==> design.v <==
`timescale 1ns / 1ps
module mux_2x1_rtl(in_0, in_1, select, out);
	input	select;
	input in_0; 
	input in_1;
	output out;
	assign out = (in_0 && ~select) || (in_1 && select);
endmodule
`timescale 1ns / 1ps
module mux_4x1_behavioral(in_0, in_1, in_2, in_3, select, out);
	input in_0;
	input in_1;
	input in_2;
	input in_3;
	input [1:0] select;
	output out;
	reg out;
	always@(select, in_0, in_1, in_2, in_3)
	begin
		case(select)
			2'b00: out = in_0;
			2'b01: out = in_1;
			2'b10: out = in_2;
			2'b11: out = in_3;
		endcase
	end
endmodule
`timescale 1ns / 1ps
module bfa_gl(in_0, in_1, carry_in, result, carry_out);
	input in_0, in_1, carry_in;
	output result, carry_out;
	wire w_xor, w_and_0, w_and_1;
	xor X0(w_xor, in_0, in_1);
	xor X1(result, w_xor, carry_in);
	and A0(w_and_0, w_xor, carry_in);
	and A1(w_and_1, in_0, in_1);
	or O1(carry_out, w_and_0, w_and_1);
endmodule
`timescale 1ns / 1ps
module alu_bitslice(in_a, in_b, in_carry, in_control, out_carry, out_result);
	input in_a, in_b, in_carry;
	input [2:0] in_control;
	wire w_xor_b_c0, w_invert_a, w_and_a_b, w_or_a_b, w_sum, w_2x1;
	output out_result;
	output out_carry;
	xor (w_xor_b_c0, in_b, in_control[0]);
	or  (w_or_a_b, in_a, w_xor_b_c0);
	and (w_and_a_b, in_a, w_xor_b_c0);
	not (w_invert_a, in_a);
	bfa_gl bfa (in_a, w_xor_b_c0, in_carry, w_sum, out_carry);
	mux_2x1_rtl mux_2x1 (w_invert_a, w_xor_b_c0, in_control[0], w_2x1);
	mux_4x1_behavioral mux_4x1 (w_sum, w_or_a_b, w_and_a_b, w_2x1, in_control[2:1], out_result);
endmodule
`timescale 1ns / 1ps
module n_bit_alu(a_in, b_in, control_in, sum_out, carry_out, overflow_out, zero_out);
	parameter n = 8;
	input [7:0] a_in;
	input [7:0] b_in;
	input [2:0] control_in;
	output [7:0] sum_out; 
	output carry_out, overflow_out, zero_out;
	wire [8:0] carry;
	wire is_zero_out;
	and is_zero(is_zero_out, ~sum_out[0], ~sum_out[1], ~sum_out[2], ~sum_out[3], ~sum_out[4], ~sum_out[5], ~sum_out[6], ~sum_out[7]);
	genvar i;
	assign carry_out = carry[n];
	assign overflow_out = carry[n - 1] ^ carry[n];
	assign zero_out = is_zero_out;
	assign carry[0] = control_in[0];
	alu_bitslice adder(a_in[0], b_in[0], carry[0], control_in, carry[1], sum_out[0]); 
	generate 
		for (i = 1; i < n; i = i + 1)
			begin: aluBitGen
				alu_bitslice adder(a_in[i], b_in[i], carry[i], control_in, carry[i+1], sum_out[i]);
			end
	endgenerate
endmodule
`timescale 1ns / 1ps
module acc_cpu(
	input clk,
	input rst,
	output [7:0] imem_addr,
	input [15:0] imem_rdata,
	output reg dmem_req,
	output reg dmem_we,
	output reg [7:0] dmem_addr,
	output [7:0] dmem_wdata,
	input dmem_ack,
	input [7:0] dmem_rdata,
	input [7:0] in_data,
	input in_valid,
	output in_ready,
	output [7:0] out_data,
	output out_valid,
	input out_ready,
	output halted,
	output [7:0] acc,
	output flag_c,
	output flag_z,
	output flag_v
);
parameter S_F0 = 4'd0;    
parameter S_F1 = 4'd1;    
parameter S_DEC = 4'd2;   
parameter S_IND = 4'd3;   
parameter S_MEM = 4'd4;   
parameter S_EX = 4'd5;    
parameter S_ST = 4'd6;    
parameter S_MUL = 4'd7;   
parameter S_DIV = 4'd8;   
parameter S_DIVW = 4'd9;  
parameter S_IN = 4'd10;   
parameter S_OUT = 4'd11;  
parameter S_NX = 4'd12;   
parameter S_HLT = 4'd13;  
reg [3:0] state;
reg [7:0] pc, npc;
reg [15:0] ir;
reg [7:0] ACC;
reg C, Z, V;
reg [7:0] mdata;
reg [7:0] JSRaddrReg;
reg [7:0] InteruptAdrReg;
reg [3:0] HVPIReg;
reg [7:0] MULreg, MULreg2;
reg [7:0] DIVreg;
reg ev_ov, ev_bi, ev_ba;
wire [4:0] op = ir[15:11];
wire [2:0] mode = ir[10:8];
wire [7:0] imm = ir[7:0];
wire is_alu = (op[4:3] == 2'b00);
wire is_ld = (op == 5'b01000);
wire is_st = (op == 5'b01001);
wire is_shl = (op == 5'b01010);
wire is_shr = (op == 5'b01011);
wire is_in = (op == 5'b01100);
wire is_out = (op == 5'b01101);
wire is_hlt = (op == 5'b01110);
wire is_hv = (op == 5'b01111);
wire is_mul = (op == 5'b11000);
wire is_div = (op == 5'b11001);
wire is_br = (op == 5'b11010);
wire is_bz = (op == 5'b11011);
wire is_jsr = (op == 5'b11100);
wire is_rts = (op == 5'b11101);
wire is_rti = (op == 5'b11110);
wire is_bad = (op[4:3] == 2'b10) || (op == 5'b11111);
wire bad_mode = (is_alu || is_ld) && (mode > 3'd2);
reg [7:0] alu_b;
reg [2:0] alu_ctl;
wire [7:0] alu_out;
wire alu_c, alu_v, alu_z;
n_bit_alu ALU(ACC, alu_b, alu_ctl, alu_out, alu_c, alu_v, alu_z);
always @(*) begin
	alu_b = (mode == 3'd0) ? imm : mdata;
	alu_ctl = op[2:0];
	if (state == S_MUL) begin
		alu_b = MULreg2;
		alu_ctl = 3'b000;
	end else if (state == S_DIV) begin
		alu_b = imm;
		alu_ctl = 3'b001;
	end
end
wire ovf_en = (HVPIReg == 4'b0000) || HVPIReg[0];
wire bi_en = (HVPIReg == 4'b0000) || HVPIReg[1];
wire ba_en = (HVPIReg == 4'b0000) || HVPIReg[2];
assign imem_addr = pc;
assign dmem_wdata = ACC;
assign in_ready = (state == S_IN);
assign out_valid = (state == S_OUT);
assign out_data = ACC;
assign halted = (state == S_HLT);
assign acc = ACC;
assign flag_c = C;
assign flag_z = Z;
assign flag_v = V;
always @(posedge clk) begin
	if (rst) begin
		state <= S_F0;
		pc <= 8'd0;
		npc <= 8'd0;
		ir <= 16'd0;
		ACC <= 8'd0;
		C <= 1'b0;
		Z <= 1'b0;
		V <= 1'b0;
		mdata <= 8'd0;
		JSRaddrReg <= 8'd0;
		InteruptAdrReg <= 8'd0;
		HVPIReg <= 4'd0;
		MULreg <= 8'd0;
		MULreg2 <= 8'd0;
		DIVreg <= 8'd0;
		ev_ov <= 1'b0;
		ev_bi <= 1'b0;
		ev_ba <= 1'b0;
		dmem_req <= 1'b0;
		dmem_we <= 1'b0;
		dmem_addr <= 8'd0;
	end else begin
		case (state)
		S_F0: begin
			ev_ov <= 1'b0;
			ev_bi <= 1'b0;
			ev_ba <= 1'b0;
			state <= S_F1;
		end
		S_F1: begin
			ir <= imem_rdata;
			state <= S_DEC;
		end
		S_DEC: begin
			npc <= pc + 8'd1;
			if (bad_mode) begin
				ev_ba <= 1'b1;
				state <= S_NX;
			end else if (is_bad) begin
				ev_bi <= 1'b1;
				state <= S_NX;
			end else if ((is_alu || is_ld) && mode == 3'd1) begin
				dmem_req <= 1'b1;
				dmem_we <= 1'b0;
				dmem_addr <= imm;
				state <= S_MEM;
			end else if ((is_alu || is_ld) && mode == 3'd2) begin
				dmem_req <= 1'b1;
				dmem_we <= 1'b0;
				dmem_addr <= imm;
				state <= S_IND;
			end else if (is_alu || is_ld) begin
				state <= S_EX;
			end else if (is_st) begin
				dmem_req <= 1'b1;
				dmem_we <= 1'b1;
				dmem_addr <= imm;
				state <= S_ST;
			end else if (is_mul) begin
				MULreg <= imm;
				MULreg2 <= ACC;
				state <= S_MUL;
			end else if (is_div) begin
				if (imm == 8'd0) begin
					ACC <= 8'hff;
					state <= S_NX;
				end else begin
					DIVreg <= 8'd0;
					state <= S_DIV;
				end
			end else if (is_in) begin
				state <= S_IN;
			end else if (is_out) begin
				state <= S_OUT;
			end else if (is_hlt) begin
				state <= S_HLT;
			end else begin
				if (is_shl) ACC <= {ACC[6:0], 1'b0};
				if (is_shr) ACC <= {1'b0, ACC[7:1]};
				if (is_hv) HVPIReg <= imm[3:0];
				if (is_br || (is_bz && Z)) npc <= imm;
				if (is_jsr) begin
					JSRaddrReg <= pc + 8'd1;
					npc <= imm;
				end
				if (is_rts) npc <= JSRaddrReg;
				if (is_rti) npc <= InteruptAdrReg;
				state <= S_NX;
			end
		end
		S_IND: begin
			if (dmem_ack) begin
				dmem_req <= 1'b0;
				dmem_addr <= dmem_rdata;
				state <= S_MEM;
			end else if (!dmem_req) begin
				dmem_req <= 1'b1;
			end
		end
		S_MEM: begin
			if (dmem_ack) begin
				dmem_req <= 1'b0;
				mdata <= dmem_rdata;
				state <= S_EX;
			end else begin
				dmem_req <= 1'b1;
			end
		end
		S_EX: begin
			if (is_ld) begin
				ACC <= (mode == 3'd0) ? imm : mdata;
			end else begin
				ACC <= alu_out;
				C <= alu_c;
				Z <= alu_z;
				V <= alu_v;
				ev_ov <= alu_v;
			end
			state <= S_NX;
		end
		S_ST: begin
			if (dmem_ack) begin
				dmem_req <= 1'b0;
				dmem_we <= 1'b0;
				state <= S_NX;
			end
		end
		S_MUL: begin
			ACC <= alu_out;
			MULreg <= MULreg - 8'd1;
			if (MULreg == 8'd2) state <= S_NX;
		end
		S_DIV: begin
			if (alu_c) begin
				ACC <= alu_out;
				DIVreg <= DIVreg + 8'd1;
			end else begin
				state <= S_DIVW;
			end
		end
		S_DIVW: begin
			ACC <= DIVreg;
			state <= S_NX;
		end
		S_IN: begin
			if (in_valid) begin
				ACC <= in_data;
				state <= S_NX;
			end
		end
		S_OUT: begin
			if (out_ready) state <= S_NX;
		end
		S_NX: begin
			if (ev_ov && ovf_en) begin
				InteruptAdrReg <= npc;
				pc <= 8'd100;
			end else if (ev_bi && bi_en) begin
				InteruptAdrReg <= npc;
				pc <= 8'd110;
			end else if (ev_ba && ba_en) begin
				InteruptAdrReg <= npc;
				pc <= 8'd120;
			end else begin
				pc <= npc;
			end
			state <= S_F0;
		end
		S_HLT: begin
		end
		default: state <= S_F0;
		endcase
	end
end
endmodule
==> run.sh <==
#!/bin/bash
# the make line also repeats each setting of config.mk as NAME=value (left out here)
make -C /OpenROAD-flow-scripts/flow DESIGN_CONFIG=/design/flow/config.mk WORK_HOME=/design/flow/orfs CLKGATE_MAP_FILE= finish
==> config.mk <==
export PLATFORM = sky130hd
export DESIGN_NAME = acc_cpu
export DESIGN_NICKNAME = acc_cpu
export VERILOG_FILES = /design/flow/design.v
export SDC_FILE = /design/flow/constraint.sdc
export NUM_CORES = 4
export LEC_CHECK = 0
export ABC_AREA = 1
export CAP_MARGIN = 20
export CORE_MARGIN = 2
export CORE_UTILIZATION = 66
export CTS_CLUSTER_DIAMETER = 363
export CTS_CLUSTER_SIZE = 98
export PLACE_DENSITY = 0.35
export SLEW_MARGIN = 20
==> constraint.sdc <==
create_clock -name core_clock -period 3.32 [get_ports {clk}]
set_input_delay 0.6640 -clock core_clock [delete_from_list [all_inputs] [get_ports {clk}]]
set_output_delay 0.6640 -clock core_clock [all_outputs]
set_load 0.01 [all_outputs]
==> flow_summary.yaml, run 1 <==
# implementation run metrics
power:
  pg_comb_w: 0.000984
  pwr-share-clk_pct: 42.8
  clk-power_w: 0.00191
  power-top-group: "the clock network"
  powerSeq_w: 0.00157
  switching_power_w: 0.001353
  sw_frac_of_total_pct: 30.28
  leakage_nw: 4.042
  p_comb_share_pct: 22.0
  ir_drop_v: 0.0004736
  seq_power_share_pct: 35.1
  p_int_w: 0.003116
  powerDensity_nw_per_um2: 476.8
critical_path:
  r2r_cells: 23
  worstPathArrival_ns: 5.02
  worstPathRequired_ns: 3.76
  critPathMostFrequentCell: "fa_2"
  timing_worst_setup_path_type: "register to register"
  startpoint_type: "register"
  path_cells: "nor2_4 -> nand2_4 -> nand2_1 -> nand3_1 -> nand2_1 -> o21ai_0 -> xor2_1 -> fa_2 -> fa_2 -> fa_2 -> fa_2 -> fa_2 -> fa_2 -> inv_2 -> fa_2 -> nand2_2 -> o211ai_1 -> inv_1 -> nand2_2 -> nor2_4 -> buf_6 -> o211ai_1 -> inv_1"
  worstReg2RegStart: "ir[10]"
  cp-end-kind: "register"
  rrSetupSlack_ns: -1.26
  cp_top_family: "adder cells"
  path_depth: 23
  crit_buf_inv: 4
  cp-startpoint: "ir[10]"
  crit_fanout: 5
  regToRegEndpoint: "ACC[6]"
  max_stage_delay_ns: 0.44
  crit_path_end: "ACC[6]"
  crit_path_top_delay_cell: "fa_2"
clocking:
  h-tree-depth: 4
  clk_latency_ns: 0.56
  holdBufCountCts: 0
  cts.sinks: 122
  cts_tree: "built"
  cts_max_path_buffers: 2
  clkTransAtPathRegs_ns: 0.06
  cts_buffers: 17
  cts_root_buf: "clkbuf_8"
worst_hold_path:
  min_path_type: "register to register"
  holdPathEnd: "MULreg2[2]"
  holdCritStartpoint: "MULreg2[2]"
  whs_path_depth: 2
logic_synthesis:
  netlist_instances: 1050
  synth-xor-area-share_pct: 1.469
  synth_cell_type_count: 50
  adder_share_pct: 5.455
  simple_gate_share_pct: 23.48
  common_cells: "189 x nand2_1, 129 x inv_1, 122 x dfxtp_1, 114 x a21oi_1, 114 x o21ai_0"
  ys_ff: 122
  ys_seq_share_pct: 34.13
  topCellsByArea: "dfxtp_1 34%, nand2_1 9.9%, a21oi_1 8.0%"
  yosysChipArea_sq_um: 7157
  floorplan.nets: 1114
  synth_area_sq_um: 7157
  yosysCellCount: 1050
  syn_area_per_cell_sq_um: 6.816
  yosysWarnings: 2
  yosys.area_share.aoi_pct: 22.92
  top_cell_area_share_pct: 34.13
  ys.flop_type: "dfxtp_1"
  mux_area_share_pct: 0
  async_reset_ff_share_pct: 0
  synth_top_cell_by_count: "nand2_1"
  logic_family: "simple AND/OR/NAND/NOR gates"
  largest_area_cell: "dfxtp_1"
  synth-edff-count: 0
final_timing:
  skew_ns: 0.008440
  max_slew_margin_pct: 32.78
  max_clock_freq_mhz: 218.2
  tightestPinTransition_ns: 1.007
  setup_violations: 22
  finalSetupTns_ns: -24.59
  period_needed_ns: 4.582
  hold_viol: 0
  rsz0062_at_grt: "true"
  period_used_pct: 138.0
  slew_viol_final: 0
  worst_hold_slack_ns: 0.4633
  layout_setup_ws_ns: -1.262
place:
  placed_cell_area_sq_um: 8391
  gp_congestion: 1.027
  placedCellCount: 1283
  port_buffers: 84
  dp_hpwl_um: 16770
cells_and_area:
  fin_area_sq_um: 9374
  nNetsFinal: 1253
  area_delta_synth_final_pct: 30.98
  stdcell_count: 1342
  final.fill_count: 578
route:
  route.vias.total: 8449
  drt.antenna.violating_nets: 0
  drtPass1Iterations: 9
  wire_per_inst_um: 19.63
  vias_per_cell: 6.296
  routed_wl_um: 26340
  drcViolationCount: 0
  antennaDiodeCount: 0
  drt_iter0_markers: 1352
floorplan:
  die_h_um: 108.1
  core_sq_um: 10700
  io_pins: 85
  die_w_um: 108.1
  initial_core_util_pct: 66.90
  chipArea_sq_um: 11690
  rows: 38
flow_run:
  warnings: 47
  maxCapViolCount: 0
global_routing:
  grt_pass1_vias: 7690
  globalRouteOverflowTotal: 0
  grt_start_max_net_pins: 37
  antenna_found_initial: 0
  grt_pass1_wl_um: 40050
  track_usage_pct: 44.56
run_status:
  status: "finished with violations"
  violatedChecks: "negative setup slack"
-- through the flow --
stage	total power, W	setup WS [ns]	util (%)
global placement	0.002394	-1.029	78.43
detailed placement	0.002414	-1.120	78.43
floorplan	0.002077	-0.9880	-
CTS	0.004354	-1.097	86.01
global route	0.004587	-1.447	87.63
finish	0.004470	-1.262	87.63
-- final cells by class --
cell class,count,area (sq um),area share (%)
multi-input cells,720,4010,42.78
clock inverters,13,166.4,1.775
well taps,140,175.2,1.869
repair buffers,182,1595,17.02
clock buffers,19,431.7,4.605
inverters,146,550.5,5.873
flip-flops and latches,122,2445,26.08
-- metal layers --
metal  up-vias  global-route usage, %  wire [um]
met1      3812                  55.43       9621
met5         -                      0          0
met4         0                  22.07       1699
met3       180                  10.97       3086
li1       3740                      -          -
met2       717                  72.19      11940
-- repair_timing --
| action | 4_1_cts | 5_1_grt |
|---|---|---|
| pin swaps | 3 | 15 |
| gates cloned | 1 | 0 |
| setup buffers | 19 | 7 |
| setup endpoints to repair | 22 | 22 |
| resized | 20 | 31 |
==> run 2, diff against run 1 <==
CAP_MARGIN = 0   (was 20)
CORE_UTILIZATION = 72   (was 66)
CTS_CLUSTER_DIAMETER = 277   (was 363)
CTS_CLUSTER_SIZE = 37   (was 98)
HOLD_SLACK_MARGIN = 0.3   (was default)
PLACE_DENSITY = 0.36   (was 0.35)
SETUP_SLACK_MARGIN = -0.11   (was default)
clock period = 2.14 ns   (was 3.32 ns; I/O delays follow)
==> run 2 against run 1 <==
  * Die size down 8.0%
  * The flow now stops in clock tree synthesis (4_1_cts)
  * Synthesized cell count unchanged
  * Area after synthesis unchanged
==> flow_summary.yaml, run 2 <==
# implementation run metrics
place:
  dp_hpwl_um: 18520
  port_buffers: 84
  placed_cell_area_sq_um: 8767
  gp_congestion: 1.093
logic_synthesis:
  ys_seq_share_pct: 34.13
  top_cell_area_share_pct: 34.13
  adder_share_pct: 5.455
  mux_area_share_pct: 0
  async_reset_ff_share_pct: 0
  largest_area_cell: "dfxtp_1"
  simple_gate_share_pct: 23.48
  syn_area_per_cell_sq_um: 6.816
  synth_area_sq_um: 7157
  synth_top_cell_by_count: "nand2_1"
  netlist_instances: 1050
  synth-edff-count: 0
  yosysChipArea_sq_um: 7157
  yosysCellCount: 1050
  topCellsByArea: "dfxtp_1 34%, nand2_1 9.9%, a21oi_1 8.0%"
  logic_family: "simple AND/OR/NAND/NOR gates"
  ys_ff: 122
  ys.flop_type: "dfxtp_1"
  synth-xor-area-share_pct: 1.469
  floorplan.nets: 1114
  yosysWarnings: 2
  yosys.area_share.aoi_pct: 22.92
  common_cells: "189 x nand2_1, 129 x inv_1, 122 x dfxtp_1, 114 x a21oi_1, 114 x o21ai_0"
  synth_cell_type_count: 50
floorplan:
  die_h_um: 103.7
  die_w_um: 103.7
  rows: 36
  io_pins: 85
  initial_core_util_pct: 73.56
  core_sq_um: 9729
  chipArea_sq_um: 10750
run_status:
  tool.error: "[ERROR DPL-0033] detailed placement checks failed during check placement."
  lastStage: "clock tree synthesis (4_1_cts)"
  status: "stopped before the end"
-- run 2: through the flow --
step / worst slack, ns / util, % / power (W) / hold WS [ns] / cells
2_1_floorplan: -2.168 / - / 0.003221 / 0.4247 / 1050
3_3_place_gp: -2.195 / 90.11 / 0.003807 / 0.4445 / 1324
3_5_place_dp: -2.360 / 90.11 / 0.003880 / 0.4457 / 1324
==> run 3, diff against run 2 <==
CAP_MARGIN = 20   (was 0)
CTS_CLUSTER_DIAMETER = 99   (was 277)
CTS_CLUSTER_SIZE = 76   (was 37)
HOLD_SLACK_MARGIN = 0.29   (was 0.3)
PLACE_DENSITY = default   (was 0.36)
PLACE_DENSITY_LB_ADDON = 0.28   (was default)
SETUP_SLACK_MARGIN = default   (was -0.11)
SLEW_MARGIN = 35   (was 20)
clock period = 3.84 ns   (was 2.14 ns; I/O delays follow)
==> run 3 against run 2 <==
  * Area after synthesis unchanged
  * Die size unchanged
  * Synthesized cell count unchanged
  * The run fails in global routing (5_1_grt)
==> flow_summary.yaml, run 3 <==
# implementation run metrics
run_status:
  status: "stopped before the end"
  lastStage: "global routing (5_1_grt)"
  tool.error: "[ERROR GRT-0116] Global routing finished with congestion. Check the congestion regions in the DRC Viewer."
place:
  dp_hpwl_um: 16070
  placed_cell_area_sq_um: 8254
  port_buffers: 84
  gp_congestion: 1.092
  placedCellCount: 1259
logic_synthesis:
  topCellsByArea: "dfxtp_1 34%, nand2_1 9.9%, a21oi_1 8.0%"
  yosys.area_share.aoi_pct: 22.92
  mux_area_share_pct: 0
  netlist_instances: 1050
  logic_family: "simple AND/OR/NAND/NOR gates"
  ys_ff: 122
  top_cell_area_share_pct: 34.13
  synth_top_cell_by_count: "nand2_1"
  adder_share_pct: 5.455
  largest_area_cell: "dfxtp_1"
  common_cells: "189 x nand2_1, 129 x inv_1, 122 x dfxtp_1, 114 x a21oi_1, 114 x o21ai_0"
  syn_area_per_cell_sq_um: 6.816
  async_reset_ff_share_pct: 0
  yosysCellCount: 1050
  yosysWarnings: 2
  synth-xor-area-share_pct: 1.469
  simple_gate_share_pct: 23.48
  ys_seq_share_pct: 34.13
  yosysChipArea_sq_um: 7157
  synth-edff-count: 0
  synth_area_sq_um: 7157
  floorplan.nets: 1114
  synth_cell_type_count: 50
  ys.flop_type: "dfxtp_1"
clocking:
  cts_buffers: 17
  cts_max_path_buffers: 2
  cts.sinks: 122
  h-tree-depth: 4
  cts_root_buf: "clkbuf_8"
floorplan:
  rows: 36
  initial_core_util_pct: 73.56
  die_w_um: 103.7
  die_h_um: 103.7
  core_sq_um: 9729
  chipArea_sq_um: 10750
  io_pins: 85
global_routing:
  globalRouteOverflowTotal: 30
  track_usage_pct: 81.27
## run 3: stage by stage
| step | hold WS [ns] | setup WS (ns) |
|---|---|---|
| floorplan | 0.4247 | -0.4680 |
| global placement | 0.4382 | -0.4995 |
| detailed placement | 0.4461 | -0.6114 |
| CTS | 0.4622 | -0.6857 |
## run 3: timing repair
item                                    4_1_cts
endpoints found under the setup margin       22
gates resized                                27
hold buffers                                  0
pin swaps                                     7
buffers inserted                             46
gates cloned                                  1
## run 3: routing by layer
metal	global-route usage, %	GRT overflow
met2	93.66	11
met3	70.36	1
met5	50.48	0
met1	80.23	2
met4	81.47	16
==> run 4, diff against run 3 <==
CTS_CLUSTER_DIAMETER = 103   (was 99)
CTS_CLUSTER_SIZE = 72   (was 76)
HOLD_SLACK_MARGIN = default   (was 0.29)
PLACE_DENSITY = 0.79   (was default)
PLACE_DENSITY_LB_ADDON = default   (was 0.28)
SLEW_MARGIN = 20   (was 35)
clock period = 4.84 ns   (was 3.84 ns; I/O delays follow)
==> run 4 against run 3 <==
  * The run now finishes clean
  * Synthesized cell count unchanged
  * Area after synthesis did not move
  * Die size unchanged
==> flow_summary.yaml, run 4 <==
# implementation run metrics
route:
  drt.antenna.violating_nets: 0
  route.vias.total: 8525
  drt_iter0_markers: 1816
  antennaDiodeCount: 0
  vias_per_cell: 6.707
  drcViolationCount: 0
  drtPass1Iterations: 16
  routed_wl_um: 26500
  wire_per_inst_um: 20.85
final_timing:
  slew_viol_final: 0
  setup_violations: 0
  hold_viol: 0
  max_slew_margin_pct: 30.42
  layout_setup_ws_ns: 0.1636
  rsz0062_at_grt: "true"
  period_used_pct: 96.62
  max_clock_freq_mhz: 213.8
  skew_ns: 0.01297
  tightestPinTransition_ns: 1.043
  period_needed_ns: 4.676
  finalSetupTns_ns: 0
  worst_hold_slack_ns: 0.4557
critical_path:
  crit_buf_inv: 5
  startpoint_type: "register"
  worstReg2RegStart: "ir[10]"
  cp-startpoint: "ir[10]"
  cp-end-kind: "register"
  path_depth: 25
  regToRegEndpoint: "ACC[5]"
  crit_fanout: 10
  timing_worst_setup_path_type: "register to register"
  cp_top_family: "adder cells"
  max_stage_delay_ns: 0.42
  worstPathArrival_ns: 5.15
  rrSetupSlack_ns: 0.16
  crit_path_top_delay_cell: "fa_2"
  r2r_cells: 25
  worstPathRequired_ns: 5.32
  crit_path_end: "ACC[5]"
  critPathMostFrequentCell: "fa_2"
floorplan:
  chipArea_sq_um: 10750
  core_sq_um: 9729
  die_w_um: 103.7
  die_h_um: 103.7
  rows: 36
  io_pins: 85
  initial_core_util_pct: 73.56
logic_synthesis:
  syn_area_per_cell_sq_um: 6.816
  ys_seq_share_pct: 34.13
  simple_gate_share_pct: 23.48
  yosysWarnings: 2
  ys_ff: 122
  floorplan.nets: 1114
  synth-xor-area-share_pct: 1.469
  ys.flop_type: "dfxtp_1"
  yosysChipArea_sq_um: 7157
  mux_area_share_pct: 0
  logic_family: "simple AND/OR/NAND/NOR gates"
  yosys.area_share.aoi_pct: 22.92
  common_cells: "189 x nand2_1, 129 x inv_1, 122 x dfxtp_1, 114 x a21oi_1, 114 x o21ai_0"
  synth_area_sq_um: 7157
  adder_share_pct: 5.455
  synth_cell_type_count: 50
  largest_area_cell: "dfxtp_1"
  netlist_instances: 1050
  topCellsByArea: "dfxtp_1 34%, nand2_1 9.9%, a21oi_1 8.0%"
  yosysCellCount: 1050
  async_reset_ff_share_pct: 0
  synth-edff-count: 0
  top_cell_area_share_pct: 34.13
  synth_top_cell_by_count: "nand2_1"
global_routing:
  grt_start_max_net_pins: 46
  met3_usage_pct: 15.73
  antenna_found_initial: 0
  grt_busiest_layer: "met2"
  use_met1_pct: 58.74
  track_usage_pct: 48.66
  globalRouteOverflowTotal: 0
  global_route.usage.met2_pct: 76.02
  grt_pass1_vias: 7924
  grt_pass1_wl_um: 41660
power:
  p_int_w: 0.002026
  pwr-share-clk_pct: 42.9
  seq_power_share_pct: 37.6
  powerDensity_nw_per_um2: 331.7
  switching_power_w: 0.0008724
  pg_comb_w: 0.000565
  ir_drop_v: 0.0002381
  p_comb_share_pct: 19.5
  sw_frac_of_total_pct: 30.10
  clk-power_w: 0.00124
  power-top-group: "the clock network"
  powerSeq_w: 0.00109
  leakage_nw: 3.740
  totalPowerFinal_w: 0.002899
clocking:
  h-tree-depth: 4
  clk_latency_ns: 0.54
  cts_max_path_buffers: 2
  cts_root_buf: "clkbuf_8"
  cts.sinks: 122
  clkTransAtPathRegs_ns: 0.06
  cts_tree: "built"
  cts_buffers: 17
  holdBufCountCts: 0
cells_and_area:
  area_delta_synth_final_pct: 22.10
  fin_area_sq_um: 8738
  nNetsFinal: 1192
worst_hold_path:
  whs_path_depth: 2
  holdCritStartpoint: "MULreg2[6]"
  min_path_type: "register to register"
  holdPathEnd: "MULreg2[6]"
flow_run:
  warnings: 46
  maxCapViolCount: 0
place:
  placed_cell_area_sq_um: 8112
  port_buffers: 84
  place_ws_ns: -0.2365
  dp_hpwl_um: 16310
  gp_congestion: 1.000
run_status:
  status: "no timing/DRC/antenna violations"
-- run 4: repair_timing --
item | CTS | global route
endpoints found under the setup margin | 19 | 18
buffers inserted | 0 | 3
endpoints found under the hold margin | 0 | 0
pin swaps | 3 | 12
resized | 9 | 11
-- run 4: stage by stage --
stage	cells	utilization, %
2_1_floorplan	1050	-
3_3_place_gp	1239	83.37
3_5_place_dp	1239	83.37
4_1_cts	1268	89.30
5_1_grt	1271	89.81
6_report	1271	89.81
-- run 4: area by class of cell --
type	instances	area, sq um
multi-input cells	720	3876
inverters	146	548.0
repair buffers	121	1147
fillers	472	991.0
clock buffers	21	459.2
flip-flops and latches	122	2445
well taps	133	166.4
clock inverters	8	96.34
-- run 4: layer usage --
| metal | wire [um] | vias to the layer above |
|---|---|---|
| met3 | 3896 | 279 |
| met1 | 9052 | 3768 |
| met4 | 2225 | 0 |
| met5 | 0 | - |
| met2 | 11320 | 870 |
| li1 | - | 3608 |
==> run 5, diff against run 4 <==
CELL_PAD_IN_SITES_GLOBAL_PLACEMENT = 2   (was default)
CORE_ASPECT_RATIO = 1.42   (was default)
CORE_UTILIZATION = 35   (was 72)
CTS_CLUSTER_DIAMETER = default   (was 103)
CTS_CLUSTER_SIZE = default   (was 72)
MAX_ROUTING_LAYER = met4   (was default)
MIN_ROUTING_LAYER = met1   (was default)
PLACE_DENSITY = default   (was 0.79)
PLACE_DENSITY_LB_ADDON = 0.26   (was default)
clock period = 6.17 ns   (was 4.84 ns; I/O delays follow)
==> run 5 against run 4 <==
  * Fmax shrank 18%
  * Final area shrank 0.87%
  * Synthesized cell count is the same
  * Total power shrank 21%
  * Area after synthesis is the same
  * Worst hold slack gained 0.0029 ns
  * Setup slack gained 0.29 ns
  * Core utilization shrank 47 points
  * Routed wire length shrank 4.8%
  * Critical path depth is the same
  * Highest routed layer unchanged
  * Still clean
  * Register-to-register slack gained 0.29 ns
  * First-iteration DRC count shrank 72%
==> flow_summary.yaml, run 5 <==
# implementation run metrics
floorplan:
  core_sq_um: 20170
  io_pins: 85
  die_h_um: 174.4
  die_w_um: 124
  rows: 62
  chipArea_sq_um: 21630
  initial_core_util_pct: 35.48
critical_path:
  worstPathRequired_ns: 6.49
  crit_buf_inv: 5
  crit_fanout: 11
  rrSetupSlack_ns: 0.45
  cp_top_family: "adder cells"
  critPathMostFrequentCell: "fa_1"
  path_depth: 25
  worstPathArrival_ns: 6.04
  max_stage_delay_ns: 0.49
  worstReg2RegStart: "ir[9]"
  cp-startpoint: "ir[9]"
  regToRegEndpoint: "ACC[2]"
  timing_worst_setup_path_type: "register to register"
  crit_path_end: "ACC[2]"
  cp-end-kind: "register"
  startpoint_type: "register"
  crit_path_top_delay_cell: "fa_1"
  r2r_cells: 25
flow_run:
  warnings: 42
  maxCapViolCount: 0
worst_hold_path:
  holdCritStartpoint: "MULreg2[6]"
  holdPathEnd: "MULreg2[6]"
  whs_path_depth: 2
  min_path_type: "register to register"
logic_synthesis:
  ys_ff: 122
  topCellsByArea: "dfxtp_1 34%, nand2_1 9.9%, a21oi_1 8.0%"
  ys_seq_share_pct: 34.13
  yosysWarnings: 2
  top_cell_area_share_pct: 34.13
  synth_area_sq_um: 7157
  syn_area_per_cell_sq_um: 6.816
  async_reset_ff_share_pct: 0
  synth_top_cell_by_count: "nand2_1"
  yosysCellCount: 1050
  simple_gate_share_pct: 23.48
  yosys.area_share.aoi_pct: 22.92
  mux_area_share_pct: 0
  ys.flop_type: "dfxtp_1"
  floorplan.nets: 1114
  yosysChipArea_sq_um: 7157
  synth_cell_type_count: 50
  common_cells: "189 x nand2_1, 129 x inv_1, 122 x dfxtp_1, 114 x a21oi_1, 114 x o21ai_0"
  adder_share_pct: 5.455
  synth-xor-area-share_pct: 1.469
  synth-edff-count: 0
  netlist_instances: 1050
  largest_area_cell: "dfxtp_1"
  logic_family: "simple AND/OR/NAND/NOR gates"
final_timing:
  skew_ns: 0.009319
  tightestPinTransition_ns: 0.9550
  period_needed_ns: 5.720
  rsz0062_at_grt: "false"
  finalSetupTns_ns: 0
  max_slew_margin_pct: 36.26
  setup_violations: 0
  layout_setup_ws_ns: 0.4503
  period_used_pct: 92.70
  hold_viol: 0
  slew_viol_final: 0
  max_clock_freq_mhz: 174.8
power:
  power-top-group: "the clock network"
  p_comb_share_pct: 16.8
  p_int_w: 0.001622
  clk-power_w: 0.00106
  seq_power_share_pct: 37.1
  powerDensity_nw_per_um2: 265.2
  ir_drop_v: 0.0001912
  sw_frac_of_total_pct: 29.40
  leakage_nw: 3.631
  pwr-share-clk_pct: 46.1
  switching_power_w: 0.0006753
  powerSeq_w: 0.000852
  pg_comb_w: 0.000385
cells_and_area:
  stdcell_count: 1370
  nNetsFinal: 1165
  area_delta_synth_final_pct: 21.03
route:
  routed_wl_um: 25220
  vias_per_cell: 5.182
  drt.antenna.violating_nets: 0
  drt_iter0_markers: 517
  route.vias.total: 7100
  wire_per_inst_um: 18.41
  drcViolationCount: 0
  drtPass1Iterations: 5
  antennaDiodeCount: 0
place:
  placedCellCount: 1338
  place_ws_ns: 0.4672
  port_buffers: 84
  gp_congestion: 0.9325
  dp_hpwl_um: 19180
clocking:
  h-tree-depth: 4
  cts.sinks: 122
  clkTransAtPathRegs_ns: 0.06
  clk_latency_ns: 0.43
  cts_root_buf: "clkbuf_16"
  holdBufCountCts: 0
  cts_buffers: 17
  post_cts_buffers: 0
  cts_resized: 0
  cts_tree: "built"
  cts_max_path_buffers: 2
global_routing:
  globalRouteOverflowTotal: 0
  antenna_found_initial: 0
  grt_pass1_wl_um: 39360
  grt_start_max_net_pins: 47
  track_usage_pct: 24.98
  grt_pass1_vias: 6965
run_status:
  status: "no timing/DRC/antenna violations"
[run 5: layout make-up]
class / instances / area, sq um
Fill cell: 2141 / 11510
Clock inverter: 13 / 166.4
Clock buffer: 19 / 452.9
Timing Repair Buffer: 94 / 915.9
Multi-Input combinational cell: 720 / 3816
Tap cell: 256 / 320.3
Sequential cell: 122 / 2442
Inverter: 146 / 548.0
[run 5: layer usage]
layer  global-route usage, %  wire [um]  vias to the layer above
met3                   3.084        747                       47
met4                   10.96       1000                        0
met5                       -          0                        -
met2                   42.77      13100                      166
met1                   28.85      10380                     3317
li1                        -          -                     3570
[run 5: through the flow]
stage | total power (W) | util (%) | hold slack [ns] | cell area (sq um)
floorplan | 0.001111 | - | 0.4247 | 7157
global placement | 0.001254 | 39.88 | 0.4437 | 8043
detailed placement | 0.001252 | 39.88 | 0.4499 | 8043
CTS | 0.002311 | 42.95 | 0.4576 | 8662
global route | 0.002398 | 42.95 | 0.4827 | 8662
finish | 0.002297 | 42.95 | 0.4586 | 8662
==> run 6, diff against run 5 <==
ABC_AREA = default   (was 1)
CELL_PAD_IN_SITES_GLOBAL_PLACEMENT = default   (was 2)
CORE_ASPECT_RATIO = default   (was 1.42)
CORE_UTILIZATION = 14   (was 35)
MAX_ROUTING_LAYER = default   (was met4)
MIN_ROUTING_LAYER = default   (was met1)
PLACE_DENSITY = 0.6   (was default)
PLACE_DENSITY_LB_ADDON = default   (was 0.26)
clock period = 9.26 ns   (was 6.17 ns; I/O delays follow)
==> run 6 against run 5 <==
  * Still clean
  * Non-clock buffer count shrank 3
  * Routed wire length grew 2.0%
  * Sequential share of layout area shrank 1.9 points
  * Highest routed layer unchanged
==> flow_summary.yaml, run 6 <==
# implementation run metrics
critical_path:
  path_depth: 16
  crit_fanout: 24
  worstPathRequired_ns: 9.61
  rrSetupSlack_ns: 3.14
  cp-startpoint: "state[1]"
  cp_top_family: "adder cells"
  r2r_cells: 16
  max_stage_delay_ns: 0.85
  cp-end-kind: "register"
  startpoint_type: "register"
  critPathMostFrequentCell: "fa_1"
  worstPathArrival_ns: 6.47
  worstReg2RegStart: "state[1]"
  timing_worst_setup_path_type: "register to register"
  crit_path_top_delay_cell: "dfxtp_1"
  crit_path_end: "ACC[7]"
  path_cells: "inv_1 -> a311oi_2 -> o21ai_0 -> mux2_2 -> fa_1 -> fa_1 -> fa_1 -> fa_1 -> fa_1 -> fa_1 -> inv_1 -> fa_1 -> a21oi_1 -> and3_1 -> and4_1 -> nor3_1"
  crit_buf_inv: 2
  regToRegEndpoint: "ACC[7]"
clocking:
  clkTransAtPathRegs_ns: 0.07
  cts_buffers: 17
  cts_root_buf: "clkbuf_16"
  cts_tree: "built"
  cts_resized: 0
  clk_latency_ns: 0.43
  holdBufCountCts: 0
  cts_max_path_buffers: 2
  cts.sinks: 122
  h-tree-depth: 4
  post_cts_buffers: 0
final_timing:
  setup_violations: 0
  layout_setup_ws_ns: 3.137
  rsz0062_at_grt: "false"
  slew_viol_final: 0
  hold_viol: 0
  max_slew_margin_pct: 28.17
  period_needed_ns: 6.123
  finalSetupTns_ns: 0
  max_clock_freq_mhz: 163.3
  tightestPinTransition_ns: 1.075
  period_used_pct: 66.13
  worst_hold_slack_ns: 0.4590
  skew_ns: 0.01166
place:
  gp_congestion: 0.8686
  placedCellCount: 1605
  port_buffers: 84
  place_ws_ns: 3.173
  dp_hpwl_um: 19150
logic_synthesis:
  top_cell_area_share_pct: 32.87
  largest_area_cell: "dfxtp_1"
  logic_family: "simple AND/OR/NAND/NOR gates"
  synth_area_sq_um: 7431
  netlist_instances: 912
  yosysWarnings: 2
  yosysCellCount: 912
  common_cells: "125 x nor2_1, 122 x dfxtp_1, 69 x a21oi_1, 69 x nand2_1, 52 x mux2i_1"
  synth-xor-area-share_pct: 2.711
  yosysChipArea_sq_um: 7431
  ys.flop_type: "dfxtp_1"
  syn_area_per_cell_sq_um: 8.148
  simple_gate_share_pct: 21.69
  synth-edff-count: 0
  mux_area_share_pct: 8.520
  adder_share_pct: 5.253
  yosys.area_share.aoi_pct: 21.03
  ys_seq_share_pct: 32.87
  async_reset_ff_share_pct: 0
  synth_cell_type_count: 86
  floorplan.nets: 976
  ys_ff: 122
  topCellsByArea: "dfxtp_1 33%, mux2i_1 7.0%, nor2_1 6.3%"
  synth_top_cell_by_count: "nor2_1"
power:
  pwr-share-clk_pct: 47.4
  seq_power_share_pct: 41.1
  ir_drop_v: 0.0001260
  powerDensity_nw_per_um2: 147.8
  leakage_nw: 3.057
  sw_frac_of_total_pct: 28.47
  power-top-group: "the clock network"
  p_int_w: 0.0009815
  p_comb_share_pct: 11.5
  powerSeq_w: 0.000564
  switching_power_w: 0.0003907
  clk-power_w: 0.000651
  pg_comb_w: 0.000158
route:
  wl_met2_um: 12730
  m1WireLength_um: 10880
  routed_wl_um: 25740
  vias_per_cell: 4.190
  drt_iter0_markers: 515
  met3WireLength_um: 1343
  wire_per_inst_um: 15.72
  route.vias.total: 6859
  drt.antenna.violating_nets: 0
  drcViolationCount: 0
  drtPass1Iterations: 5
  topRoutingLayerUsed: "met4"
  antennaDiodeCount: 0
global_routing:
  globalRouteOverflowTotal: 0
  grt_pass1_vias: 6516
  grt_start_max_net_pins: 68
  grt_pass1_wl_um: 39220
  track_usage_pct: 9.353
  antenna_found_initial: 0
worst_hold_path:
  holdPathEnd: "mdata[3]"
  min_path_type: "register to register"
  whs_path_depth: 2
  holdCritStartpoint: "mdata[3]"
cells_and_area:
  stdcell_count: 1637
  utilization_pct: 17.67
  final.fill_count: 5887
  nNetsFinal: 1000
  area_delta_synth_final_pct: 24.97
floorplan:
  initial_core_util_pct: 14.14
  die_h_um: 234.4
  die_w_um: 234.4
  chipArea_sq_um: 54940
  core_sq_um: 52550
  io_pins: 85
  rows: 84
flow_run:
  warnings: 42
  maxCapViolCount: 0
run_status:
  status: "no timing/DRC/antenna violations"
run 6: metrics by stage:
step                 power, W  cell area (sq um)
floorplan           0.0006699               7431
global placement    0.0007304               8717
detailed placement  0.0007322               8717
CTS                  0.001382               9286
global route         0.001426               9286
finish               0.001372               9286
run 6: final cells by class:
class | instances | area, sq um | area share, %
Clock inverter | 14 | 140.1 | 1.509
Timing Repair Buffer | 91 | 890.9 | 9.593
Clock buffer | 18 | 429.2 | 4.621
Tap cell | 688 | 860.8 | 9.270
Inverter | 33 | 123.9 | 1.334
Multi-Input combinational cell | 671 | 4399 | 47.37
Sequential cell | 122 | 2442 | 26.30
run 6: per-layer routing:
layer / global-route usage [%] / vias up
met1: 11.52 / 3295
met5: 0 / -
li1: - / 3274
met3: 1.654 / 46
met2: 16.06 / 244
met4: 3.774 / 0
==> run 7, diff against run 6 <==
CORE_UTILIZATION = 40   (was 14)
SETUP_SLACK_MARGIN = 0.77   (was default)
clock period = 5.98 ns   (was 9.26 ns; I/O delays follow)
==> run 7 against run 6 <==
  * Largest power group unchanged
  * Largest cell class unchanged
  * Non-clock buffer count rose by 17
  * First-iteration DRC count rose by 18%
  * Cell count fell by 27%
  * Final area fell by 3.0%
  * Fmax rose by 21%
  * Global-route usage rose by 14 points
  * Area after synthesis did not move
  * Total power rose by 66%
  * Synthesized cell count did not move
  * Clock skew rose by 0.0011 ns
  * Clock power rose by 77%
  * Core utilization rose by 32 points
==> flow_summary.yaml, run 7 <==
# implementation run metrics
critical_path:
  cp_top_family: "adder cells"
  regToRegEndpoint: "ACC[7]"
  startpoint_type: "register"
  crit_path_end: "ACC[7]"
  worstPathArrival_ns: 5.40
  path_depth: 18
  max_stage_delay_ns: 0.42
  crit_fanout: 10
  r2r_cells: 18
  worstReg2RegStart: "ir[10]"
  cp-end-kind: "register"
  path_cells: "or3_4 -> mux2i_4 -> xnor2_1 -> nor2_1 -> a21oi_1 -> mux2_4 -> fa_2 -> fa_2 -> fa_2 -> fa_2 -> fa_2 -> fa_2 -> inv_1 -> fa_2 -> nand2_1 -> nand3_1 -> and4_1 -> nor3_1"
  crit_path_top_delay_cell: "fa_2"
  crit_buf_inv: 1
  rrSetupSlack_ns: 0.93
  worstPathRequired_ns: 6.32
  critPathMostFrequentCell: "fa_2"
  timing_worst_setup_path_type: "register to register"
  cp-startpoint: "ir[10]"
place:
  port_buffers: 84
  dp_hpwl_um: 15800
  gp_congestion: 0.9397
  placed_cell_area_sq_um: 8260
power:
  pwr-share-clk_pct: 50.5
  pg_comb_w: 0.000265
  p_comb_share_pct: 11.6
  leakage_nw: 3.207
  power-top-group: "the clock network"
  clk-power_w: 0.00115
  powerSeq_w: 0.000862
  sw_frac_of_total_pct: 26.04
  switching_power_w: 0.0005931
  powerDensity_nw_per_um2: 252.8
  p_int_w: 0.001684
  seq_power_share_pct: 37.8
  ir_drop_v: 0.0001864
  totalPowerFinal_w: 0.002277
floorplan:
  io_pins: 85
  initial_core_util_pct: 41.09
  core_sq_um: 18090
  die_h_um: 140.3
  chipArea_sq_um: 19680
  rows: 49
  die_w_um: 140.3
logic_synthesis:
  yosys.area_share.aoi_pct: 21.03
  adder_share_pct: 5.253
  largest_area_cell: "dfxtp_1"
  syn_area_per_cell_sq_um: 8.148
  yosysCellCount: 912
  yosysChipArea_sq_um: 7431
  synth_area_sq_um: 7431
  ys.flop_type: "dfxtp_1"
  ys_seq_share_pct: 32.87
  simple_gate_share_pct: 21.69
  mux_area_share_pct: 8.520
  ys_ff: 122
  synth-edff-count: 0
  top_cell_area_share_pct: 32.87
  common_cells: "125 x nor2_1, 122 x dfxtp_1, 69 x a21oi_1, 69 x nand2_1, 52 x mux2i_1"
  synth_top_cell_by_count: "nor2_1"
  yosysWarnings: 2
  async_reset_ff_share_pct: 0
  netlist_instances: 912
  logic_family: "simple AND/OR/NAND/NOR gates"
  synth_cell_type_count: 86
  synth-xor-area-share_pct: 2.711
  floorplan.nets: 976
  topCellsByArea: "dfxtp_1 33%, mux2i_1 7.0%, nor2_1 6.3%"
clocking:
  cts_buffers: 17
  h-tree-depth: 4
  cts_root_buf: "clkbuf_16"
  holdBufCountCts: 0
  cts_tree: "built"
  clkTransAtPathRegs_ns: 0.06
  cts.sinks: 122
  clk_latency_ns: 0.43
  cts_max_path_buffers: 2
final_timing:
  max_clock_freq_mhz: 197.9
  skew_ns: 0.01272
  worst_hold_slack_ns: 0.4571
  slew_viol_final: 0
  tightestPinTransition_ns: 1.021
  setup_violations: 0
  hold_viol: 0
  max_slew_margin_pct: 31.82
  finalSetupTns_ns: 0
  period_used_pct: 84.49
  period_needed_ns: 5.052
  rsz0062_at_grt: "false"
worst_hold_path:
  whs_path_depth: 2
  holdPathEnd: "mdata[5]"
  min_path_type: "register to register"
  holdCritStartpoint: "mdata[5]"
route:
  drt_iter0_markers: 608
  wl_met2_um: 10690
  routed_wl_um: 23070
  topRoutingLayerUsed: "met4"
  met3WireLength_um: 1375
  drcViolationCount: 0
  drtPass1Iterations: 6
  wire_per_inst_um: 19.29
  m1WireLength_um: 10290
  route.vias.total: 6766
  drt.antenna.violating_nets: 0
  vias_per_cell: 5.657
  antennaDiodeCount: 0
flow_run:
  maxCapViolCount: 0
  warnings: 42
run_status:
  status: "no timing/DRC/antenna violations"
global_routing:
  antenna_found_initial: 0
  track_usage_pct: 23.29
  grt_start_max_net_pins: 85
  grt_pass1_vias: 6316
  globalRouteOverflowTotal: 0
  grt_pass1_wl_um: 35720
cells_and_area:
  nNetsFinal: 1018
  area_delta_synth_final_pct: 21.25
  final.fill_count: 1747
  fin_area_sq_um: 9010
==> run 7: final cells by class <==
class	instances	area, sq um	area share (%)
clock buffers	20	466.7	5.180
clock inverters	12	183.9	2.041
inverters	33	123.9	1.375
multi-input cells	672	4483	49.76
flip-flops and latches	122	2447	27.16
well taps	229	286.5	3.180
repair buffers	108	1018	11.30
==> run 7: through the flow <==
step | std cells | setup slack (ns) | util, %
2_1_floorplan | 912 | 0.7894 | -
3_3_place_gp | 1158 | 0.5654 | 45.67
3_5_place_dp | 1158 | 0.4743 | 45.67
4_1_cts | 1193 | 0.7920 | 49.54
5_1_grt | 1196 | 0.7725 | 49.82
6_report | 1196 | 0.9275 | 49.82
==> run 7: metal layers <==
layer  GRT usage [%]  vias up
met2           36.92      228
met1           30.92     3178
met5               0        -
met3           4.239       44
li1                -     3316
met4           10.63        0
==> run 7: what timing repair did <==
item / 4_1_cts / 5_1_grt
buffers inserted: 3 / 2
endpoints found under the setup margin: 16 / 16
resized: 6 / 6
cloned: 0 / 1
pin swaps: 3 / 6
==> run 8, diff against run 7 <==
ABC_AREA = 1   (was default)
CELL_PAD_IN_SITES_GLOBAL_PLACEMENT = 1   (was default)
CORE_ASPECT_RATIO = 0.69   (was default)
CORE_UTILIZATION = 70   (was 40)
GPL_ROUTABILITY_DRIVEN = 0   (was default)
GPL_TIMING_DRIVEN = 0   (was default)
MAX_ROUTING_LAYER = met4   (was default)
MIN_ROUTING_LAYER = met2   (was default)
PLACE_DENSITY = 0.57   (was 0.6)
SETUP_SLACK_MARGIN = default   (was 0.77)
TNS_END_PERCENT = 85   (was default)
clock period = 9.08 ns   (was 5.98 ns; I/O delays follow)
==> run 8 against run 7 <==
  * The flow now stops in global placement without I/O (3_1_place_gp_skip_io)
  * Area after synthesis shrank 3.7%
  * Die size is 44% lower
  * Synthesized cell count up 15%
==> flow_summary.yaml, run 8 <==
# implementation run metrics
logic_synthesis:
  yosysCellCount: 1050
  synth_top_cell_by_count: "nand2_1"
  synth_cell_type_count: 50
  syn_area_per_cell_sq_um: 6.816
  adder_share_pct: 5.455
  yosysWarnings: 2
  ys_seq_share_pct: 34.13
  netlist_instances: 1050
  ys.flop_type: "dfxtp_1"
  yosys.area_share.aoi_pct: 22.92
  logic_family: "simple AND/OR/NAND/NOR gates"
  ys_ff: 122
  topCellsByArea: "dfxtp_1 34%, nand2_1 9.9%, a21oi_1 8.0%"
  mux_area_share_pct: 0
  synth_area_sq_um: 7157
  simple_gate_share_pct: 23.48
  top_cell_area_share_pct: 34.13
  common_cells: "189 x nand2_1, 129 x inv_1, 122 x dfxtp_1, 114 x a21oi_1, 114 x o21ai_0"
  synth-xor-area-share_pct: 1.469
  largest_area_cell: "dfxtp_1"
  floorplan.nets: 1114
  synth-edff-count: 0
  yosysChipArea_sq_um: 7157
  async_reset_ff_share_pct: 0
floorplan:
  die_h_um: 87.99
  rows: 30
  core_sq_um: 9872
  initial_core_util_pct: 72.50
  die_w_um: 125.7
  chipArea_sq_um: 11060
run_status:
  status: "stopped before the end"
  tool.error: "[ERROR GPL-0301] Utilization 116.860 % exceeds 100%."
  lastStage: "global placement without I/O (3_1_place_gp_skip_io)"
==> run 9, diff against run 8 <==
CAP_MARGIN = 5   (was 20)
CELL_PAD_IN_SITES_DETAIL_PLACEMENT = 1   (was default)
CORE_ASPECT_RATIO = 1.15   (was 0.69)
CORE_MARGIN = 6   (was 2)
CORE_UTILIZATION = 31   (was 70)
CTS_CLUSTER_DIAMETER = 365   (was default)
CTS_CLUSTER_SIZE = 56   (was default)
GPL_ROUTABILITY_DRIVEN = 1   (was 0)
GPL_TIMING_DRIVEN = default   (was 0)
PLACE_DENSITY = default   (was 0.57)
PLACE_DENSITY_LB_ADDON = 0.03   (was default)
SETUP_SLACK_MARGIN = -0.53   (was default)
TNS_END_PERCENT = 5   (was 85)
clock period = 8.47 ns   (was 9.08 ns; I/O delays follow)
==> run 9 against run 8 <==
  * Now clean on timing, DRC and antenna
  * Area after synthesis unchanged
  * Die size is 140% higher
  * Synthesized cell count stayed put
==> flow_summary.yaml, run 9 <==
# implementation run metrics
run_status:
  status: "no timing/DRC/antenna violations"
final_timing:
  skew_ns: 0.01884
  finalSetupTns_ns: 0
  tightestPinTransition_ns: 0.9963
  rsz0062_at_grt: "false"
  setup_violations: 0
  max_clock_freq_mhz: 158.0
  max_slew_margin_pct: 33.51
  hold_viol: 0
  period_used_pct: 74.72
  slew_viol_final: 0
  period_needed_ns: 6.329
route:
  wl_met2_um: 15130
  vias_per_cell: 7.098
  drtPass1Iterations: 8
  routed_wl_um: 28910
  wire_per_inst_um: 20.46
  route.vias.total: 10030
  antennaDiodeCount: 0
  drt_iter0_markers: 1214
  topRoutingLayerUsed: "met4"
  m1WireLength_um: 0
  met3WireLength_um: 11900
  drt.antenna.violating_nets: 0
  drcViolationCount: 0
place:
  dp_hpwl_um: 21190
  placed_cell_area_sq_um: 8059
  port_buffers: 84
  gp_congestion: 0.9546
logic_synthesis:
  async_reset_ff_share_pct: 0
  netlist_instances: 1050
  mux_area_share_pct: 0
  synth_area_sq_um: 7157
  yosysChipArea_sq_um: 7157
  syn_area_per_cell_sq_um: 6.816
  simple_gate_share_pct: 23.48
  largest_area_cell: "dfxtp_1"
  yosysWarnings: 2
  floorplan.nets: 1114
  synth-xor-area-share_pct: 1.469
  common_cells: "189 x nand2_1, 129 x inv_1, 122 x dfxtp_1, 114 x a21oi_1, 114 x o21ai_0"
  synth-edff-count: 0
  topCellsByArea: "dfxtp_1 34%, nand2_1 9.9%, a21oi_1 8.0%"
  yosysCellCount: 1050
  synth_cell_type_count: 50
  ys_ff: 122
  ys_seq_share_pct: 34.13
  adder_share_pct: 5.455
  yosys.area_share.aoi_pct: 22.92
  top_cell_area_share_pct: 34.13
  ys.flop_type: "dfxtp_1"
  synth_top_cell_by_count: "nand2_1"
  logic_family: "simple AND/OR/NAND/NOR gates"
power:
  p_comb_share_pct: 17.7
  switching_power_w: 0.0005390
  power-top-group: "the clock network"
  powerDensity_nw_per_um2: 191.9
  powerSeq_w: 0.000624
  sw_frac_of_total_pct: 32.53
  leakage_nw: 3.584
  pg_comb_w: 0.000293
  ir_drop_v: 0.0001629
  p_int_w: 0.001118
  pwr-share-clk_pct: 44.6
  clk-power_w: 0.000739
  seq_power_share_pct: 37.7
worst_hold_path:
  holdCritStartpoint: "InteruptAdrReg[3]"
  min_path_type: "register to register"
  whs_path_depth: 2
  holdPathEnd: "InteruptAdrReg[3]"
critical_path:
  regToRegEndpoint: "ACC[2]"
  cp-startpoint: "state[13]"
  startpoint_type: "register"
  max_stage_delay_ns: 0.78
  path_depth: 23
  path_cells: "inv_2 -> o21ai_1 -> buf_4 -> nand2_1 -> o21ai_0 -> inv_1 -> fa_1 -> fa_1 -> fa_1 -> fa_1 -> fa_1 -> fa_1 -> inv_1 -> fa_1 -> nand2_1 -> o211ai_1 -> inv_1 -> nand2_1 -> nor2_1 -> inv_1 -> a21oi_1 -> o21ai_0 -> inv_1"
  cp-end-kind: "register"
  worstPathRequired_ns: 8.80
  cp_top_family: "adder cells"
  worstReg2RegStart: "state[13]"
  worstPathArrival_ns: 6.66
  timing_worst_setup_path_type: "register to register"
  crit_path_end: "ACC[2]"
  crit_fanout: 20
  crit_buf_inv: 7
  r2r_cells: 23
  rrSetupSlack_ns: 2.14
  crit_path_top_delay_cell: "dfxtp_1"
  critPathMostFrequentCell: "fa_1"
clocking:
  holdBufCountCts: 0
  h-tree-depth: 4
  cts.sinks: 122
  cts_tree: "built"
  post_cts_buffers: 0
  cts_buffers: 17
  cts_max_path_buffers: 2
  clk_latency_ns: 0.44
  cts_root_buf: "clkbuf_16"
  clkTransAtPathRegs_ns: 0.06
  cts_resized: 0
global_routing:
  grt_pass1_wl_um: 43900
  globalRouteOverflowTotal: 0
  grt_pass1_vias: 11336
  track_usage_pct: 33.22
  antenna_found_initial: 0
  grt_start_max_net_pins: 63
floorplan:
  die_w_um: 153.7
  die_h_um: 174.9
  io_pins: 85
  core_sq_um: 22660
  rows: 59
  initial_core_util_pct: 31.58
  chipArea_sq_um: 26890
cells_and_area:
  comb_area_sq_um: 3816
  nNetsFinal: 1159
  seq_area_sq_um: 2442
  final.fill_count: 2885
  fin_area_sq_um: 8631
  area_delta_synth_final_pct: 20.59
flow_run:
  warnings: 42
  maxCapViolCount: 0
[run 9: final cells by class]
class                      count  share of cell area (%)
timing repair buffer          88                   10.09
sequential                   122                   28.30
tap                          305                   4.422
multi-input combinational    720                   44.22
clock inverter                14                   1.537
clock buffer                  18                   5.088
inverter                     146                   6.350
[run 9: per-layer routing]
metal  vias to the layer above  global-route usage (%)
li1                       3515                       -
met1                      3530                       -
met2                      2787                   38.21
met3                       198                   44.71
met4                         0                   5.928
met5                         -                       -
[run 9: metrics by stage]
step / power [W] / cells / util (%) / hold slack, ns / setup slack [ns]
after floorplan: 0.0008096 / 1050 / - / 0.4247 / 3.388
after detailed placement: 0.0009210 / 1381 / 35.56 / 0.4541 / 2.277
after global placement: 0.0009224 / 1381 / 35.56 / 0.4512 / 2.392
final: 0.001657 / 1413 / 38.08 / 0.4618 / 2.141
after CTS: 0.001653 / 1413 / 38.08 / 0.4626 / 2.289
after global routing: 0.001730 / 1413 / 38.08 / 0.4927 / 1.673
==> run 10, diff against run 9 <==
ABC_AREA = default   (was 1)
CAP_MARGIN = 40   (was 5)
CELL_PAD_IN_SITES_DETAIL_PLACEMENT = default   (was 1)
CELL_PAD_IN_SITES_GLOBAL_PLACEMENT = default   (was 1)
CORE_ASPECT_RATIO = default   (was 1.15)
CORE_MARGIN = 2   (was 6)
CORE_UTILIZATION = 70   (was 31)
CTS_CLUSTER_DIAMETER = 362   (was 365)
CTS_CLUSTER_SIZE = 40   (was 56)
GPL_ROUTABILITY_DRIVEN = default   (was 1)
HOLD_SLACK_MARGIN = 0.29   (was default)
MAX_ROUTING_LAYER = default   (was met4)
MIN_ROUTING_LAYER = default   (was met2)
PLACE_DENSITY_LB_ADDON = default   (was 0.03)
SETUP_SLACK_MARGIN = -0.35   (was -0.53)
TNS_END_PERCENT = default   (was 5)
clock period = 4.13 ns   (was 8.47 ns; I/O delays follow)
==> run 10 against run 9 <==
  * Total power increased by 97%
  * First-iteration DRC count increased by 57%
  * Clock power increased by 110%
  * Synthesized cell count decreased by 13%
  * Non-clock buffer count increased by 58
  * Routed wire length increased by 0.31%
  * Critical path depth decreased by 4
  * Combinational power increased by 54%
  * Clock skew decreased by 0.0048 ns
  * Via count decreased by 16%
  * Sequential power increased by 100%
  * Highest routed layer unchanged
  * The layout now fails its checks (negative setup slack)
  * Flip-flop count unchanged
==> flow_summary.yaml, run 10 <==
# implementation run metrics
run_status:
  status: "finished with violations"
  violatedChecks: "negative setup slack"
power:
  pg_comb_w: 0.000452
  powerDensity_nw_per_um2: 355.0
  sw_frac_of_total_pct: 27.45
  ir_drop_v: 0.0003512
  seq_power_share_pct: 38.1
  switching_power_w: 0.0008980
  powerSeq_w: 0.00125
  clk-power_w: 0.00157
  leakage_nw: 3.390
  pwr-share-clk_pct: 48.1
  p_comb_share_pct: 13.8
  power-top-group: "the clock network"
  p_int_w: 0.002373
critical_path:
  r2r_cells: 19
  worstReg2RegStart: "ir[8]"
  crit_path_top_delay_cell: "or3_4"
  regToRegEndpoint: "DIVreg[0]"
  startpoint_type: "register"
  rrSetupSlack_ns: -0.74
  path_depth: 19
  path_cells: "or3_4 -> mux2i_4 -> xnor2_1 -> nor2_1 -> a21oi_1 -> mux2_4 -> fa_2 -> fa_2 -> fa_2 -> fa_2 -> fa_2 -> fa_2 -> inv_2 -> fa_2 -> nand2_2 -> a21boi_4 -> buf_4 -> xnor2_2 -> nor2_1"
  crit_path_end: "DIVreg[0]"
  critPathMostFrequentCell: "fa_2"
  cp-end-kind: "register"
  cp_top_family: "adder cells"
  max_stage_delay_ns: 0.43
  worstPathArrival_ns: 5.28
  cp-startpoint: "ir[8]"
  timing_worst_setup_path_type: "register to register"
  crit_fanout: 8
  crit_buf_inv: 2
  worstPathRequired_ns: 4.55
global_routing:
  globalRouteOverflowTotal: 0
  grt_start_max_net_pins: 91
  grt_pass1_vias: 7976
  antenna_found_initial: 1
  track_usage_pct: 48.53
  grt_pass1_wl_um: 42880
cells_and_area:
  stdcell_count: 1141
  fin_area_sq_um: 9214
  area_delta_synth_final_pct: 23.99
  nNetsFinal: 1055
logic_synthesis:
  synth_top_cell_by_count: "nor2_1"
  yosysCellCount: 912
  largest_area_cell: "dfxtp_1"
  synth_cell_type_count: 86
  netlist_instances: 912
  common_cells: "125 x nor2_1, 122 x dfxtp_1, 69 x a21oi_1, 69 x nand2_1, 52 x mux2i_1"
  logic_family: "simple AND/OR/NAND/NOR gates"
  ys_seq_share_pct: 32.87
  adder_share_pct: 5.253
  async_reset_ff_share_pct: 0
  topCellsByArea: "dfxtp_1 33%, mux2i_1 7.0%, nor2_1 6.3%"
  syn_area_per_cell_sq_um: 8.148
  synth_area_sq_um: 7431
  synth-xor-area-share_pct: 2.711
  mux_area_share_pct: 8.520
  yosys.area_share.aoi_pct: 21.03
  yosysWarnings: 2
  floorplan.nets: 976
  yosysChipArea_sq_um: 7431
  synth-edff-count: 0
  ys_ff: 122
  simple_gate_share_pct: 21.69
  ys.flop_type: "dfxtp_1"
  top_cell_area_share_pct: 32.87
route:
  routed_wl_um: 29000
  drt.antenna.violating_nets: 0
  drtPass1Iterations: 12
  route.vias.total: 8426
  drt_iter0_markers: 1901
  drcViolationCount: 0
  vias_per_cell: 7.385
  wire_per_inst_um: 25.42
final_timing:
  max_slew_margin_pct: 38.63
  hold_viol: 0
  slew_viol_final: 0
  period_needed_ns: 4.870
  layout_setup_ws_ns: -0.7398
  period_used_pct: 117.9
  rsz0062_at_grt: "true"
  skew_ns: 0.01409
  tightestPinTransition_ns: 0.9155
  setup_violations: 22
  max_clock_freq_mhz: 205.3
floorplan:
  core_sq_um: 10320
  initial_core_util_pct: 71.98
  die_h_um: 107.0
  rows: 37
  chipArea_sq_um: 11460
  io_pins: 85
  die_w_um: 107.0
clocking:
  clkTransAtPathRegs_ns: 0.06
  cts_tree: "built"
  h-tree-depth: 4
  clk_latency_ns: 0.56
  cts_root_buf: "clkbuf_8"
  cts_max_path_buffers: 2
  cts_buffers: 17
  cts.sinks: 122
flow_run:
  maxCapViolCount: 0
  warnings: 47
worst_hold_path:
  holdCritStartpoint: "mdata[5]"
  whs_path_depth: 2
  holdPathEnd: "mdata[5]"
  min_path_type: "register to register"
place:
  port_buffers: 84
  placed_cell_area_sq_um: 8481
  placedCellCount: 1103
  dp_hpwl_um: 17290
  place_ws_ns: -0.6796
  gp_congestion: 0.9731
## run 10: area by class of cell
type	count	area, sq um
multi-input combinational	671	4516
inverter	33	123.9
clock inverter	9	137.6
clock buffer	23	466.7
fill	446	1110
timing repair buffer	146	1353
antenna	1	2.502
tap	136	170.2
sequential	122	2445
## run 10: what timing repair did
action	4_1_cts	5_1_grt
resized	7	13
pin swaps	1	2
buffers inserted	1	2
endpoints found under the hold margin	0	0
hold buffers	0	0
endpoints found under the setup margin	20	21
## run 10: metrics by stage
| stage | TNS (ns) | hold WS (ns) | utilization, % | power, W |
|---|---|---|---|---|
| 2_1_floorplan | -10.99 | 0.4363 | - | 0.001508 |
| 3_3_place_gp | -9.607 | 0.4540 | 81.78 | 0.001656 |
| 3_5_place_dp | -11.79 | 0.4642 | 82.15 | 0.001673 |
| 4_1_cts | -12.05 | 0.4845 | 88.22 | 0.003212 |
| 5_1_grt | -15.11 | 0.5177 | 89.25 | 0.003318 |
| 6_report | -13.51 | 0.4923 | 89.25 | 0.003271 |
## run 10: per-layer routing
layer,up-vias,GRT usage (%),wire [um]
met5,-,0,0
met4,0,36.36,2953
met3,338,13.68,3894
met2,906,75.95,12670
met1,3790,56.20,9486
li1,3392,-,-
Power is estimated from default activity; no workload was simulated.
